== wip/yarrow ==
## QAM
module QAM(clk, rst, en, Din, IFout);
input clk, rst, en;
input Din;
output reg signed [17:0] IFout;
wire [1:0] spc_out;
wire [1:0] sm_i;
wire [1:0] sm_q;
wire [1:0] lf_i;
wire [1:0] lf_q;
wire [1:0] usi_i;
wire [1:0] usi_q;
wire signed [17:0] srrc_i;
wire signed [17:0] srrc_q;
wire en0;
wire en1;
wire en2;
wire en3;
reg sm_ctrl;
reg [3:0] usi_ctrl;
reg [1:0] mix_cnt;
reg sync_i0, sync_i1, sync_q0, sync_q1;
reg ce2;
always @(posedge clk or posedge rst) begin
	if (rst) begin
	    ce2 <= 1'd0;
	end
	else begin
		ce2 <= ~ce2;
	end
end
assign en0 = en & ce2;
always @(posedge clk or posedge rst) begin
	if (rst) begin
	    sync_i0 <= 1'd0;
	    sync_q0 <= 1'd0; 
	end
	else begin
		sync_i0 <= sm_i[1];
		sync_q0 <= sm_q[1];
	end
end
always @(posedge clk or posedge rst) begin
	if (rst) begin
	    sync_i1 <= 1'd0;
	    sync_q1 <= 1'd0;
	end
	else begin
		sync_i1 <= sync_i0;
		sync_q1 <= sync_q0;
	end
end
always @(posedge clk or posedge rst) begin
	if (rst) begin
	    sm_ctrl <= 1'd0;
	end
	else if (ce2) begin
		sm_ctrl <= ~sm_ctrl;
	end
end
assign en1 = (sm_ctrl & ce2) ? 1'd1 : 1'd0;
  ...
Settings: LEC_CHECK=0, ABC_AREA=1, CAP_MARGIN=20, CORE_ASPECT_RATIO=0.5, CORE_MARGIN=2, CORE_UTILIZATION=72, CTS_CLUSTER_DIAMETER=90, CTS_CLUSTER_SIZE=94, SETUP_SLACK_MARGIN=0.69, SLEW_MARGIN=20; clock period 2.33 ns.
run.sh (not shown) runs the stock make flow with config.mk's settings and CLKGATE_MAP_FILE=.
wip/yarrow never completed, since it errored out during clock tree synthesis.
Changes in wip/raven relative to wip/yarrow:
--- a/flow/config.mk
+++ b/flow/config.mk
@@ -8 +7,0 @@
-export ABC_AREA = 1
@@ -10 +8,0 @@
-export CORE_ASPECT_RATIO = 0.5
@@ -12,4 +10 @@
-export CORE_UTILIZATION = 72
-export CTS_CLUSTER_DIAMETER = 90
-export CTS_CLUSTER_SIZE = 94
-export SETUP_SLACK_MARGIN = 0.69
+export CORE_UTILIZATION = 64
==> flow/constraint.sdc <==
create_clock -name core_clock -period 3.55 [get_ports {clk}]
set_input_delay 0.7100 -clock core_clock [delete_from_list [all_inputs] [get_ports {clk}]]
set_output_delay 0.7100 -clock core_clock [all_outputs]
set_load 0.01 [all_outputs]
--- outcome ---
Finished, but not clean: wip/raven, with setup timing.
Diff wip/yarrow -> wip/raven | post-synthesis average cell area | increase of about 14%
Diff wip/yarrow -> wip/raven | floorplan net count | decrease of about 13%
Synthesized netlist cell count delta for wip/raven relative to wip/yarrow: 1188 lower
On cell area after technology mapping, wip/yarrow loses to wip/raven.
Diff wip/yarrow -> wip/raven | overall die height | up by more than a quarter
As far as area share of xor/xnor cells in the synthesized design is concerned, wip/raven and wip/yarrow perform about the same.
Number of standard cells reported by yosys: wip/raven vs wip/yarrow down 15%
Input-level comparison between wip/lagoon and wip/raven:
--- a/flow/config.mk
+++ b/flow/config.mk
@@ -10 +10 @@
-export CORE_UTILIZATION = 64
+export CORE_UTILIZATION = 40
==> flow/constraint.sdc <==
create_clock -name core_clock -period 5.0 [get_ports {clk}]
set_input_delay 1.0000 -clock core_clock [delete_from_list [all_inputs] [get_ports {clk}]]
set_output_delay 1.0000 -clock core_clock [all_outputs]
set_load 0.01 [all_outputs]
Notes after the runs:
wip/lagoon finished every step from synthesis to the final layout, and the layout passed the timing, DRC and antenna checks. Timing endpoint of the critical path = u_SRRC_i.u_DFF7.Q[16]: wip/raven; timing endpoint of the critical path = u_SRRC_i.u_DFF1.Q[17]: wip/lagoon. Measured against each other, wip/lagoon and wip/raven differ in total die size, the higher figure coming from wip/lagoon. From wip/raven to wip/lagoon the numbers moved as follows: via count went down; achievable clock frequency dropped 20%. Count of clock-buffer cells in the layout: wip/lagoon vs wip/raven down 16. wip/raven -> wip/lagoon: latest clock arrival within the worst-skew pair flat. The critical path data arrival time of wip/lagoon is higher than that of wip/raven. wip/lagoon gives less layout overhead on the synthesized area than wip/raven did. NOTE finished layout cell area wip/raven->wip/lagoon decreased by a little under 10%.
## Diff of input files: wip/delta against wip/lagoon
--- a/flow/config.mk
+++ b/flow/config.mk
@@ -10 +10,2 @@
-export CORE_UTILIZATION = 40
+export CORE_UTILIZATION = 64
+export CTS_CLUSTER_DIAMETER = 29
@@ -11,0 +13 @@
+export TNS_END_PERCENT = 5
==> flow/constraint.sdc <==
create_clock -name core_clock -period 2.97 [get_ports {clk}]
set_input_delay 0.5940 -clock core_clock [delete_from_list [all_inputs] [get_ports {clk}]]
set_output_delay 0.5940 -clock core_clock [all_outputs]
set_load 0.01 [all_outputs]
### Flow results
[wip/delta] flow finished | final checks: failed | reasons: setup timing. Diff wip/lagoon -> wip/delta: tightest hold margin now sits higher; count of clock-buffer cells in the layout higher; worst slack at placement dropped 1170 ps; area of the core went down. Global router's overall resource usage ends up lower on wip/lagoon. Cmp wip/delta and wip/lagoon / final setup violation count / lower: wip/lagoon.

* * *

Setup of run A:
QAM again, from the RTL that the note above started with.
clock: 8.35 ns
lec_check: 0
cap_margin: 30
cell_pad_in_sites_detail_placement: 1
core_margin: 2
core_utilization: 34
cts_cluster_diameter: 108
gpl_timing_driven: 1
hold_slack_margin: 0.16
setup_slack_margin: 1.21
slew_margin: 20
### run A -> run B
# run A
export LEC_CHECK = 0
export CAP_MARGIN = 30
export CELL_PAD_IN_SITES_DETAIL_PLACEMENT = 1
export CORE_MARGIN = 2
export CORE_UTILIZATION = 34
export CTS_CLUSTER_DIAMETER = 108
export GPL_TIMING_DRIVEN = 1
export HOLD_SLACK_MARGIN = 0.16
export SETUP_SLACK_MARGIN = 1.21
export SLEW_MARGIN = 20
create_clock -name core_clock -period 8.35 [get_ports {clk}]
# run B
export LEC_CHECK = 0
export CAP_MARGIN = 20
export CORE_MARGIN = 2
export CORE_UTILIZATION = 72
export CTS_CLUSTER_DIAMETER = 90
export SLEW_MARGIN = 20
create_clock -name core_clock -period 2.52 [get_ports {clk}]
--- outcome ---
Run B did not finish; the tool stopped in clock tree synthesis with error DPL-0033.
Adder-cell area share of the yosys netlist: run B vs run A identical
[compare] base=run A new=run B: boundary pin count held; core footprint saw a decrease.
Inputs modified between run B and run C:
# run B
export LEC_CHECK = 0
export CAP_MARGIN = 20
export CORE_MARGIN = 2
export CORE_UTILIZATION = 72
export CTS_CLUSTER_DIAMETER = 90
export SLEW_MARGIN = 20
create_clock -name core_clock -period 2.52 [get_ports {clk}]
# run C
export LEC_CHECK = 0
export CAP_MARGIN = 20
export CORE_MARGIN = 2
export CORE_UTILIZATION = 70
export CTS_CLUSTER_SIZE = 70
export SLEW_MARGIN = 20
create_clock -name core_clock -period 3.72 [get_ports {clk}]
==> comparison <==
Diff run B -> run C: post-synthesis sequential element count was more or less identical, number of distinct library cell variants in the gate-level netlist after synthesis held steady.
Re synthesized area: no difference whatsoever between run B and run C.
Routability congestion estimate from global placement (run C over run B): decrease, about 1.6%
Area of the chip ends up lower on run B.
Between run B and run C, the number of synthesized flops with an enable pin does not differ in any meaningful way.
From run C to run B, count of port buffers added during placement did not move at all.
[run C] total core area rose 2.3% relative to run B
Run C had finished all stages when the layout checks came back failing, citing negative setup slack.
On number of rows created at floorplan: between run B and run C, it ends up higher for run C.
Run C: width of the die higher than run B
Edits applied to the flow inputs when going from run C to run D:
# run C
export LEC_CHECK = 0
export CAP_MARGIN = 20
export CORE_MARGIN = 2
export CORE_UTILIZATION = 70
export CTS_CLUSTER_SIZE = 70
export SLEW_MARGIN = 20
create_clock -name core_clock -period 3.72 [get_ports {clk}]
# run D
export LEC_CHECK = 0
export CAP_MARGIN = 20
export CORE_MARGIN = 2
export CORE_UTILIZATION = 72
export PLACE_DENSITY_LB_ADDON = 0.24
export SLEW_MARGIN = 20
create_clock -name core_clock -period 3.84 [get_ports {clk}]
### Flow results
- STATUS run=run D STAGES=ALL_DONE FINAL_CHECKS=FAILED CAUSE=negative setup slack
- Run D vs. run C: sequential fraction of the synthesis area comparable, number of clock buffers in the layout went down about 16%.
Edits applied to the flow inputs when going from run D to run E:
# run D
export LEC_CHECK = 0
export CAP_MARGIN = 20
export CORE_MARGIN = 2
export CORE_UTILIZATION = 72
export PLACE_DENSITY_LB_ADDON = 0.24
export SLEW_MARGIN = 20
create_clock -name core_clock -period 3.84 [get_ports {clk}]
# run E
export LEC_CHECK = 0
export ABC_AREA = 0
export CAP_MARGIN = 20
export CORE_MARGIN = 2
export CORE_UTILIZATION = 72
export CTS_CLUSTER_SIZE = 14
export PLACE_DENSITY_LB_ADDON = 0.24
export SETUP_SLACK_MARGIN = 1.02
export SLEW_MARGIN = 20
create_clock -name core_clock -period 3.48 [get_ports {clk}]
--- outcome ---
- Run E did not finish; the tool stopped in global routing with error GRT-0232.
- [compare] base=run D new=run E: chip footprint shows no meaningful change; placer congestion estimate shows an increase of about 0.44%; deepest level of the CTS H-tree shows an increase of 1; synthesized area shows no meaningful change; total half-perimeter wirelength after legalization and detailed placement shows an increase of 8.3%.
- Reported for run D and run E, clock sink total turned out identical to the last digit.
- Going from run D to run E, total CTS buffers climbed 12; number of gates given a new drive strength after cts went up.
